Design alu_add, start of the top module:
module alu_add (
    input   logic           clk_i,
    input   logic           rst_i,
    input   logic [36:0]    left_i,      
    input   logic [36:0]    right_i,     
    output  logic           in_ready_o,
    input   logic           in_valid_i,
    output  logic [36:0]    result_o,    
    input   logic           out_ready_i,
    output  logic           out_valid_o
);
typedef enum logic [1:0] {
    S_IDLE,
    S_NORMALIZE,
    S_ADD,
    S_RENORMALIZE
} state_t;
state_t state_d, state_q;
logic [$clog2(calc_pkg::NumDigits):0] counter_d, counter_q;
logic in_ready_d, in_ready_q;
logic out_valid_d, out_valid_q;
assign out_valid_o = out_valid_q;
assign in_ready_o = in_ready_q;
calc_pkg::num_t left_d, left_q;
calc_pkg::num_t right_d, right_q;
calc_pkg::num_t result_d, result_q;
calc_pkg::bcd_t result_extra_d, result_extra_q;
logic carryborrow_d, carryborrow_q;
assign result_o = out_valid_q ? result_q : '0;
logic [4:0] nibble_sum;
always_comb begin
    nibble_sum = 'x;
    carryborrow_d = carryborrow_q;
    if (state_q != S_ADD) begin
        carryborrow_d = 0;
    end else if (left_q.sign == right_q.sign) begin
        nibble_sum =
            left_q.significand[counter_q]
            + right_q.significand[counter_q]
            + 4'(carryborrow_q);
        if (nibble_sum >= 10) begin
            nibble_sum += 6;
        end
        carryborrow_d = nibble_sum[4];
    end else begin
        if (left_q.significand > right_q.significand) begin
            nibble_sum =
                6'(left_q.significand[counter_q])
                - 6'(right_q.significand[counter_q])
                - 6'(carryborrow_q);
        end else begin
            nibble_sum =
                6'(right_q.significand[counter_q])
                - 6'(left_q.significand[counter_q])
                - 6'(carryborrow_q);
        end
        carryborrow_d = nibble_sum[4];
        if ($signed(nibble_sum) < 0) begin
            nibble_sum += 10;
        end
    end
end
always_comb begin
    state_d = state_q;
    out_valid_d = out_valid_q;
    in_ready_d = in_ready_q;
    counter_d = counter_q;
    left_d = left_q;
    right_d = right_q;
    result_d = result_q;
    result_extra_d = result_extra_q;
    unique case (state_q)
        S_IDLE: begin
            result_d = '0;
            if (in_valid_i) begin
                left_d = left_i;
  ...
Size in the first run: ~1,000 cells after synthesis, about 120 flip-flops, roughly 120 I/O pins, ~0.0087 mm² of cells after synthesis.
Settings: LEC_CHECK=0, CAP_MARGIN=35, CORE_MARGIN=2, CORE_UTILIZATION=68, CTS_CLUSTER_SIZE=32, MAX_ROUTING_LAYER=met5, SLEW_MARGIN=15, TNS_END_PERCENT=45; clock period 3.79 ns.
run.sh (not shown) runs the stock make flow with config.mk's settings and CLKGATE_MAP_FILE=.
The baseline finished but failed the layout checks on negative setup slack.
Rerun with:
Settings changed: CAP_MARGIN 35 to 20, CTS_CLUSTER_SIZE 32 to 34, MAX_ROUTING_LAYER met5 to unset, SLEW_MARGIN 15 to 20, TNS_END_PERCENT 45 to unset.
Clock period 3.79 ns to 4.28 ns, I/O delays scaled along.
What happened: The changed run went through all stages and came out clean; routed wire length shrinks by roughly a tenth; clock skew shrinks by 3.1 ps; first-iteration DRC count shrinks by about a fifth.
Rerun with:
Settings changed: CORE_UTILIZATION 68 to 72, CTS_CLUSTER_SIZE 34 to 91, PLACE_DENSITY set to 0.95.
Clock period 4.28 ns to 3.94 ns, I/O delays scaled along.
Outcome: The new run produced a layout that fails on negative setup slack; utilization is higher by 6.7 points; clock-buffer cell count is higher by 2; first-iteration DRC count is higher by well over a third; combinational power is higher by well over a third; global-route usage is higher by 9.3 points; maximum frequency is lower by a little under a tenth; final area is higher by a few percent; setup slack is worse by 690 ps.
Rerun with:
Settings changed: CAP_MARGIN 20 to 35, CTS_CLUSTER_SIZE 91 to 22, PLACE_DENSITY 0.95 to 0.81.
After rerunning:
- The new run reached the layout checks and failed them: negative setup slack
- wire length went up by 2.1%
- clock-buffer cell count went down by 3
- synthesized area does not change
- sequential share of layout area went down by 0.22 points
Rerun with:
Settings changed: CAP_MARGIN 35 to 20, CORE_UTILIZATION 72 to 40, CTS_CLUSTER_SIZE 22 to unset, PLACE_DENSITY 0.81 to unset.
Clock period 3.94 ns to 10.0 ns, I/O delays scaled along.
The new run passed the timing, design-rule and antenna checks.
Via count came out lower by about 21%.
Total power decreases by 67%.
Clock skew is lower by 9.0 ps.
Sequential power falls by 61%.
Hold slack gets worse by 17 ps.
Rerun with:
Settings changed: CTS_CLUSTER_DIAMETER set to 361, CTS_CLUSTER_SIZE set to 95, SETUP_SLACK_MARGIN set to 2.94.
Result:
- The new run finished with timing, DRC and antenna clean
- count of clock-buffer cells in the layout stays the same
- cell count is unchanged
- wire length is unchanged
- worst hold slack stays the same
- worst setup slack does not change
- total power is unchanged
- register-to-register slack barely changes
- via count does not change
- sequential share of layout area stays the same

---

alu_add again, from the RTL that the note above started with.
Settings: LEC_CHECK=0, CAP_MARGIN=20, CORE_MARGIN=2, CORE_UTILIZATION=72, CTS_CLUSTER_DIAMETER=104, PLACE_DENSITY_LB_ADDON=0.15, SETUP_SLACK_MARGIN=0.47, SLEW_MARGIN=20; clock period 1.56 ns.
The baseline stopped in detailed placement (3_5_place_dp), error DPL-0038.
==> next run, changes <==
- ABC_AREA: not set -> 1
- CORE_UTILIZATION: 72 -> 68
- CTS_CLUSTER_DIAMETER: 104 -> not set
- PLACE_DENSITY_LB_ADDON: 0.15 -> not set
- SETUP_SLACK_MARGIN: 0.47 -> not set
- clock period: 1.56 -> 4.73 ns (I/O delays scaled with it)
Now the flow completed with no timing, DRC or antenna violations.
Die area increases by about 6%.
Synthesized area rose by about 0.7%.
Synthesized cell count rises by about 33%.
==> next run, changes <==
- ABC_AREA: 1 -> not set
- CTS_CLUSTER_DIAMETER: not set -> 360
- CTS_CLUSTER_SIZE: not set -> 34
- clock period: 4.73 -> 3.47 ns (I/O delays scaled with it)
- The changed run did not get past global routing (5_1_grt) on GRT-0116
- die area shrinks by 0.66%
- synthesized cell count shrinks by 25%
- area after synthesis shrinks by 0.69%
==> next run, changes <==
- CORE_UTILIZATION: 68 -> 72
- CTS_CLUSTER_DIAMETER: 360 -> not set
- CTS_CLUSTER_SIZE: 34 -> 80
- PLACE_DENSITY: not set -> 0.37
- clock period: 3.47 -> 3.94 ns (I/O delays scaled with it)
Outcome:
- Now the flow finished with setup timing left
- die area goes down by a few percent
- synthesized area does not change
- synthesized cell count stays the same
==> next run, changes <==
- CORE_UTILIZATION: 72 -> 70
- CTS_CLUSTER_SIZE: 80 -> 22
- HOLD_SLACK_MARGIN: not set -> -0.09
- PLACE_DENSITY: 0.37 -> not set
- SETUP_SLACK_MARGIN: not set -> 1.16
With this change the flow aborted during global routing (5_1_grt), error GRT-0232; synthesized area is unchanged; die size is higher by about 2.7%; synthesized cell count does not change.

---

Starting RTL as in the previous note.
make LEC_CHECK=0 CAP_MARGIN=0 CELL_PAD_IN_SITES_GLOBAL_PLACEMENT=1 CORE_MARGIN=5 CORE_UTILIZATION=48 CTS_CLUSTER_SIZE=45 GPL_ROUTABILITY_DRIVEN=0 GPL_TIMING_DRIVEN=0 HOLD_SLACK_MARGIN=0.09 MAX_ROUTING_LAYER=met5 PLACE_DENSITY_LB_ADDON=0.25 SETUP_SLACK_MARGIN=1.23 SLEW_MARGIN=30 TNS_END_PERCENT=95 finish   # period 4.31 ns
Edit:
Settings changed: CELL_PAD_IN_SITES_GLOBAL_PLACEMENT 1 to default, CORE_MARGIN 5 to 2, CORE_UTILIZATION 48 to 70, CTS_CLUSTER_DIAMETER from default to 249, CTS_CLUSTER_SIZE 45 to 32, GPL_ROUTABILITY_DRIVEN 0 to default, GPL_TIMING_DRIVEN 0 to default, HOLD_SLACK_MARGIN 0.09 to default, PLACE_DENSITY_LB_ADDON 0.25 to default, SETUP_SLACK_MARGIN 1.23 to default, SLEW_MARGIN 30 to 15, TNS_END_PERCENT 95 to 45.
Clock period 4.31 ns to 3.79 ns, I/O delays scaled along.
The new run did not get past 5_1_grt. Die size fell by 36%. Synthesized cell count is unchanged. Area after synthesis stays the same.

---

## amber
alu_add again, from the RTL that the note above started with.
// alu_add
module alu_add (
    input   logic           clk_i,
    input   logic           rst_i,
    input   logic [36:0]    left_i,      
    input   logic [36:0]    right_i,     
    output  logic           in_ready_o,
    input   logic           in_valid_i,
    output  logic [36:0]    result_o,    
    input   logic           out_ready_i,
    output  logic           out_valid_o
);
==> flow/config.mk <==
export PLATFORM = sky130hd
export DESIGN_NAME = alu_add
export DESIGN_NICKNAME = alu_add
export VERILOG_FILES = /design/flow/design.v
export SDC_FILE = /design/flow/constraint.sdc
export NUM_CORES = 4
export LEC_CHECK = 0
export CAP_MARGIN = 35
export CORE_MARGIN = 2
export CORE_UTILIZATION = 72
export CTS_CLUSTER_DIAMETER = 249
export CTS_CLUSTER_SIZE = 32
export MAX_ROUTING_LAYER = met5
export PLACE_DENSITY = 0.95
export SLEW_MARGIN = 15
export TNS_END_PERCENT = 45
==> flow/constraint.sdc <==
create_clock -name core_clock -period 3.79 [get_ports {clk_i}]
set_input_delay 0.7580 -clock core_clock [delete_from_list [all_inputs] [get_ports {clk_i}]]
set_output_delay 0.7580 -clock core_clock [all_outputs]
set_load 0.01 [all_outputs]
In the summary table, amber is marked failed, with error GRT-0232 raised in 5_1_grt.
The following lists how sierra was set up differently from amber:
Settings: CORE_UTILIZATION now 65, was 72; CTS_CLUSTER_SIZE no longer set, was 32; PLACE_DENSITY no longer set, was 0.95; CTS_CLUSTER_DIAMETER no longer set, was 249; the clock period (ns, I/O delays scaled along) now 3.96, was 3.79.
==> comparison <==
- Going from amber to sierra, number of resized instances in the post-cts repair step shrank by 15; number of post-CTS setup repair buffers grew by 1; net count of the mapped netlist held steady; half-perimeter wire length after placement shrank by 9.1%.
- Diff amber and sierra: width of the chip lower in amber
- The flow did not stop early for sierra: all stages ran, and the layout cleared the timing, design-rule and antenna checks.
- Between amber and sierra, the flow reports vertical die dimension increasing by a few percent.
Setup changes, sierra to raven
Settings: SETUP_SLACK_MARGIN now 1.28, previously not set; PLACE_DENSITY_LB_ADDON now 0.05, previously not set; CTS_CLUSTER_DIAMETER now 379, previously not set; CTS_CLUSTER_SIZE now 98, previously not set; CORE_UTILIZATION now 38, was 65; the clock period (ns, I/O delays scaled along) now 6.2, was 3.96.
==> results <==
Diff sierra -> raven: internal power consumption now sits lower, clock buffer count in the final layout fell by 3, post-detailed-routing wire length now larger, worst hold slack after final layout up 0.0095 ns, via count of the first global-routing pass fell about 6%. Final critical-path required period ends up higher on raven. Summary of the comparison: via count is lower in raven, relative to sierra. Lower final setup slack of the worst path goes to sierra over raven. Run comparison: raven end of the critical path result_q[15]; sierra end of the critical path result_q[3]. Going from sierra to raven, cell count grew by a few percent. In raven the cell area turned out 2.4% lower than in sierra. Compared raven vs sierra, and growth of design area from synthesis to finish is down in raven.
## Diff of input files: violet against raven
Settings: SETUP_SLACK_MARGIN removed (was 1.28); CTS_CLUSTER_DIAMETER removed (was 379); CTS_CLUSTER_SIZE changed from 98 to 31; CORE_UTILIZATION changed from 38 to 72; PLACE_DENSITY_LB_ADDON removed (was 0.05); PLACE_DENSITY newly set to 0.84; the clock period (ns, I/O delays scaled along) changed from 6.2 to 3.96.
Notes after the runs:
- The layout from violet, despite a flow that completed every stage, fails the layout checks, with the failing checks listed as setup timing.
- Compared violet vs raven, and number of resized instances in the post-cts repair step is up in violet.
- violet vs. raven: clock network fraction of design power went down by 2.3 points, wire length saw an increase, data required time of the worst path lost 2.19 ns, chip area now sits lower, setup slack went down by 1.94 ns.
- Final area is higher on violet
- A slowest cell on the critical path of sky130_fd_sc_hd__nor4_4 is what violet shows, while sky130_fd_sc_hd__a31oi_2 belongs to raven.
- Relative to raven, the maximum fanout count along the critical path of violet is lower by 3.
- Fmax is lower on raven
Setup changes, violet to lagoon
Settings: a change of CORE_UTILIZATION from 72 to 38; an added SETUP_SLACK_MARGIN of 0.76; a deleted PLACE_DENSITY that had been 0.84; an added PLACE_DENSITY_LB_ADDON of 0.05; a deleted CTS_CLUSTER_SIZE that had been 31; a change of the clock period (ns, I/O delays scaled along) from 3.96 to 6.2.
==> results <==
The part of the cycle the worst path needs in lagoon sits 34 points below the value recorded for violet. violet -> lagoon: clock skew flat. lagoon -> violet: area of the mapped netlist delta 0, exact match. No stage failed in lagoon, and the final checks on the layout all came back clean. Of violet and lagoon, the lower shortest clock period the worst path allows after layout belongs to violet. Non-clock buffer count delta for lagoon relative to violet: about 21% lower.

---

## umber
alu_add again, from the RTL that the note above started with.
make LEC_CHECK=0 CAP_MARGIN=35 CORE_ASPECT_RATIO=1.72 CORE_MARGIN=2 CORE_UTILIZATION=40 HOLD_SLACK_MARGIN=-0.09 PLACE_DENSITY_LB_ADDON=0.09 SLEW_MARGIN=10 finish   # period 2.96 ns
| umber | all stages done | FAIL | negative setup slack |
What harbor does differently from umber at the input level:
Settings: a deleted CORE_ASPECT_RATIO that had been 1.72; a change of CORE_UTILIZATION from 40 to 70; a change of CAP_MARGIN from 35 to 15; a deleted PLACE_DENSITY_LB_ADDON that had been 0.09; a deleted HOLD_SLACK_MARGIN that had been -0.09; an added CTS_CLUSTER_SIZE of 34; a change of SLEW_MARGIN from 10 to 20; a change of the clock period (ns, I/O delays scaled along) from 2.96 to 3.47.
Findings:
As far as synthesized cell count goes, harbor and umber are indistinguishable; the numbers are identical. Taking umber as the reference, in harbor final weighted congestion of routability-driven global placement now larger, overall die area fell 9600 sq um, post-placement setup slack higher. What ended harbor was a tool error in clock tree synthesis; the run never finished. harbor -> umber: share of synthesized cell area in and-or and or-and compound cells delta 0, exact match. In harbor, the horizontal die dimension came out 0.83% below the value in umber. Measured against harbor, the placeable core region of umber comes out at 1.8 times the reference value. As far as number of different library cells in the post-synthesis netlist goes, harbor and umber are indistinguishable; the numbers are identical. The final reports for harbor and umber show placed instance count lower in the former.
--- input diff harbor..ember ---
Settings: CAP_MARGIN now 20, was 15; CTS_CLUSTER_DIAMETER now 45, previously not set; CORE_UTILIZATION now 68, was 70; TNS_END_PERCENT now 5, previously not set; the clock period (ns, I/O delays scaled along) now 3.48, was 3.47.
Findings:
harbor did not finish; a tool error ended it in clock tree synthesis. Status ember: flow complete, layout not clean - negative setup slack. Comparing ember against harbor, there is no change at all in synthesized area. Taking harbor as the reference, in ember post-synthesis simple-gate area fraction was more or less identical, cell row count went up by about 2.5%, post-place instance area went down by 1.3%.
Edits applied to the flow inputs when going from ember to juniper:
Settings: CTS_CLUSTER_DIAMETER: 45 -> unset; CTS_CLUSTER_SIZE: 34 -> unset; CORE_UTILIZATION: 68 -> 15; TNS_END_PERCENT: 5 -> unset; the clock period (ns, I/O delays scaled along): 3.48 -> 4.76.
==> comparison <==
- juniper finished every step from synthesis to the final layout, and the layout passed the timing, design-rule and antenna checks.
- Compared with ember, in juniper post-cts sizing count decreased 29, all-layer global routing usage decreased 43 points, buffering overhead decreased 6.1 points, total met3 wirelength after detailed routing decreased 71%.
- juniper ends up with a largest net degree at the start of global routing that is 6.5% lower than in ember.
diff inputs: juniper => quartz
Settings: CTS_CLUSTER_SIZE: unset -> 98; CORE_UTILIZATION: 15 -> 68; CTS_CLUSTER_DIAMETER: unset -> 357; the clock period (ns, I/O delays scaled along): 4.76 -> 10.0.
--- outcome ---
- Looking at number of global-route vias before repair, quartz sits 1.1% above juniper.
- quartz vs juniper: maximum frequency down
- Against juniper, quartz reports a detailed-route wire length that is lower.
## Diff of input files: nickel against quartz
Settings: CTS_CLUSTER_DIAMETER changed from 357 to 353; TNS_END_PERCENT newly set to 40; PLACE_DENSITY_LB_ADDON newly set to 0.3; CORE_UTILIZATION changed from 68 to 40.
--- outcome ---
- nickel: clock tree cell share of total cell area is 0.41 points lower than what quartz reported.
- nickel against quartz; filler cell count in the final layout is up by more than 100%.
- Compared to quartz, nickel shows a wider setup margin.
- Looking at critical path's slowest cell, the sky130_fd_sc_hd__dfxtp_1 result is from quartz; the sky130_fd_sc_hd__mux4_2 one comes from nickel.
- Re global-route met3 utilization: nickel is 2.2 points down on quartz.
- Delta(combinational power, nickel - quartz) < 0
- [compare] base=quartz new=nickel: area of all placed cells without fillers grew by 0.87%, shortest clock period the worst path allows after layout went down 460 ps.
No activity file was given, so power comes from the tool's default toggle rates.
